// battleship
module battleship(
input wire clk,
input wire rst,  
input wire ARDUINO_A0,    
input wire ARDUINO_A1,    
input wire ARDUINO_A2,    
input wire ARDUINO_A3,    
output reg ARDUINO_IO0,   
output reg ARDUINO_IO1,   
output reg ARDUINO_IO2,   
output reg ARDUINO_IO6,   
output reg ARDUINO_IO7,   
output reg ARDUINO_IO8,   
output reg ARDUINO_IO9,   
output reg ARDUINO_IO10,  
output reg ARDUINO_IO11,  
output reg ARDUINO_A4,  
output reg ARDUINO_A5,  
output reg PMOD1_D0_P,  
output reg PMOD1_D0_N,  
output reg PMOD1_D1_P,  
output reg PMOD1_D1_N,  
output reg PMOD1_D2_P,  
output reg PMOD1_D2_N,  
output reg PMOD2_D0_P,  
output reg PMOD2_D0_N,  
output reg PMOD2_D1_P,  
output reg PMOD2_D2_P,  
output reg PMOD2_D2_N,  
output reg PMOD2_D3_P,  
output reg ARDUINO_IO3,   
output reg ARDUINO_IO4,   
output reg ARDUINO_IO5    
);
For scale: roughly 1,200 cells after synthesis, about 190 flip-flops, about 32 I/O pins.
clock: 4.12 ns
lec_check: 0
cap_margin: 20
core_margin: 2
core_utilization: 71
cts_cluster_diameter: 361
cts_cluster_size: 36
max_routing_layer: met4
place_density_lb_addon: 0.16
slew_margin: 20
run.sh (not shown) runs the stock make flow with config.mk's settings and CLKGATE_MAP_FILE=.
The baseline passed the timing, design-rule and antenna checks.
Change:
Settings changed: ABC_AREA set to 1, TNS_END_PERCENT set to 75.
Clock period 4.12 ns to 2.82 ns, I/O delays scaled along.
The changed run reached the layout checks and failed them: negative setup slack.
Cell area rose by about 16%.
Final cell count rose by about 32%.
Global-route usage rose by 5.2 points.
Die size rose by 7.3%.
Total power rose by about 40%.
Clock-buffer cell count fell by 1.
Via count rose by 29%.
Sequential power rose by about 50%.
Combinational power rose by 150%.
Wire length rose by about 34%.
Change:
Settings changed: CORE_UTILIZATION 71 to 72, TNS_END_PERCENT 75 to unset.
Clock period 2.82 ns to 3.92 ns, I/O delays scaled along.
With this change the flow completed without violations.
Synthesized cell count stays the same.
Routed wire length decreases by 13%.
Fmax decreases by 10%.
Combinational power decreases by about 37%.
Change:
Settings changed: CORE_UTILIZATION 72 to 63, CTS_CLUSTER_DIAMETER 361 to unset, CTS_CLUSTER_SIZE 36 to unset, MAX_ROUTING_LAYER met4 to unset, PLACE_DENSITY_LB_ADDON 0.16 to unset.
Clock period 3.92 ns to 3.28 ns, I/O delays scaled along.
Result:
- power rises by 23%
- synthesized area is unchanged
- critical path depth falls by 2
- count of clock-buffer cells in the layout rises by 4
- setup slack degrades by 0.27 ns
- design area rises by 2.0%
- core utilization falls by 8.8 points
- combinational power rises by 27%
- sequential power rises by 20%
Change:
Settings changed: ABC_AREA 1 to unset, CORE_UTILIZATION 63 to 40.
Clock period 3.28 ns to 4.35 ns, I/O delays scaled along.
Outcome: The new run produced a clean layout. Worst setup slack gains 0.33 ns. Total power drops by a quarter to a third. Register-to-register slack improves by 0.33 ns. Wire length goes down by roughly a tenth.


== build 88 ==
Starting RTL as in the previous note.
// battleship
module battleship(
input wire clk,
input wire rst,  
input wire ARDUINO_A0,    
input wire ARDUINO_A1,    
input wire ARDUINO_A2,    
input wire ARDUINO_A3,    
output reg ARDUINO_IO0,   
output reg ARDUINO_IO1,   
output reg ARDUINO_IO2,   
output reg ARDUINO_IO6,   
output reg ARDUINO_IO7,   
output reg ARDUINO_IO8,   
output reg ARDUINO_IO9,   
output reg ARDUINO_IO10,  
output reg ARDUINO_IO11,  
output reg ARDUINO_A4,  
output reg ARDUINO_A5,  
output reg PMOD1_D0_P,  
output reg PMOD1_D0_N,  
output reg PMOD1_D1_P,  
output reg PMOD1_D1_N,  
output reg PMOD1_D2_P,  
output reg PMOD1_D2_N,  
output reg PMOD2_D0_P,  
output reg PMOD2_D0_N,  
output reg PMOD2_D1_P,  
output reg PMOD2_D2_P,  
output reg PMOD2_D2_N,  
output reg PMOD2_D3_P,  
output reg ARDUINO_IO3,   
output reg ARDUINO_IO4,   
output reg ARDUINO_IO5    
);
clock: 2.53 ns
lec_check: 0
abc_area: 1
cap_margin: 20
core_margin: 2
core_utilization: 72
cts_cluster_diameter: 88
cts_cluster_size: 10
place_density: 0.37
slew_margin: 20
tns_end_percent: 5
Build 88 ran in full, but the layout does not pass; the checks complain about setup timing.
#### Input delta (build 64 over build 88)
Settings: CTS_CLUSTER_DIAMETER: 88 -> 393; CTS_CLUSTER_SIZE: 10 -> 98.
Notes after the runs:
Complete run, failing final checks: build 64, reason setup timing.
Total length of routed met2 wires: build 88 vs build 64, no meaningful difference
Diff build 64..build 88 | fmax | unchanged
Routed wire length: build 88 vs build 64 identical
Build 64 and build 88 ended up with nearly the same post-layout period usage of the worst path.
From build 64 to build 88, vias after detailed routing did not move at all.
There was hardly any difference in cell area between build 64 and build 88.
## Diff of input files: build 45 against build 64
Settings: TNS_END_PERCENT removed (was 5); PLACE_DENSITY removed (was 0.37); the clock period (ns, I/O delays scaled along) changed from 2.53 to 2.91.
## What came out
Although build 45 finished all stages, its layout failed final checks on setup timing.
Build 64 has lower setup slack than build 45.
The lower first-iteration DRC count of build 45 and build 64 is in build 45.
Looking at peak supply drop across build 45 and build 64, the one that comes out higher is build 64.
Looking at power share of the clock group, build 45 sits 1.3 points below build 64.
Between build 45 and build 64, it is build 45 whose total length of routed wires is lower, by about 11%.
Compared with build 64, build 45 ends up with a smaller final cell area.
## Diff of input files: build 4 against build 45
Settings: a deleted CTS_CLUSTER_DIAMETER that had been 393; a change of CORE_UTILIZATION from 72 to 65; a change of the clock period (ns, I/O delays scaled along) from 2.91 to 2.82.
Notes after the runs:
- The flow completed for build 4, but it is not clean: the layout still shows setup timing.
- [build 4 vs build 45] met2 routed wirelength: lower in build 4
- In build 4 relative to build 45, area of the core region had gone up by more than 10%.
- Of build 4 and build 45, the run reporting the lower portion of total power attributed to combinational logic was build 4.
- Of build 4 and build 45, build 45 shows the lower post-layout instance area, with build 4 above it.
- Taking build 45 as the reference point, the global-route usage of build 4 falls by 3.5 points.
- Note that the total power recorded for build 4 amounts to 1.05 times the value seen in build 45.
- Routed wire length, build 4 and build 45: larger value in build 45
- Comparing build 4 and build 45, required time reported for the critical path endpoint is higher on build 45.
> inputs changed (build 4 -> build 69)
Settings: CORE_UTILIZATION: 65 -> 45; CTS_CLUSTER_SIZE: 98 -> unset; the clock period (ns, I/O delays scaled along): 2.82 -> 1.76.
In build 69, the via count of the first global-routing pass came out 1426 above the value in build 4. In build 69 the implementation completed, yet the final layout does not meet the checks, the culprit being setup timing. Switching power as a share of total power up 1.7 points in build 69 wrt build 4. Remaining routing DRC violations: build 69 vs build 4 identical. Across both runs, worst vdd rail ir drop was lower for build 69 than for build 4. Build 69 and build 4 ended up with nearly the same xor/xnor share of the synthesized area. Initial core utilization: higher on build 4. Against build 4, die area in build 69 rose by more than a quarter. Sum of met2 wire segment lengths after detailed routing of build 69 exceeds that of build 4 by more than a quarter. On core utilization of the finished layout: build 69 sits below build 4. Build 69: wire length is 24% higher than what build 4 reported. Buffer count from post-CTS setup fixing, build 69 and build 4: larger value in build 69.
The inputs of build 6 differ from those of build 69 as listed below.
Settings: CORE_UTILIZATION now 69, was 45; ABC_AREA no longer set, was 1; the clock period (ns, I/O delays scaled along) now 3.41, was 1.76.
Findings:
As of build 6, die area had fallen by more than a quarter compared to build 69.
No stage failed in build 6, and the final checks on the layout all came back clean.
Combinational logic power shrinks by more than half when moving from build 69 to build 6.
Area added between synthesis and finish on build 6 is down relative to build 69.
Build 6 vs. build 69: minimum clock period climbed 0.41 ns; synthesized area dropped 7.1%; flip-flop and latch area dropped 38 um^2; multi-input logic portion of the cell area climbed 7.2 points.
No activity file was given, so power comes from the tool's default toggle rates.
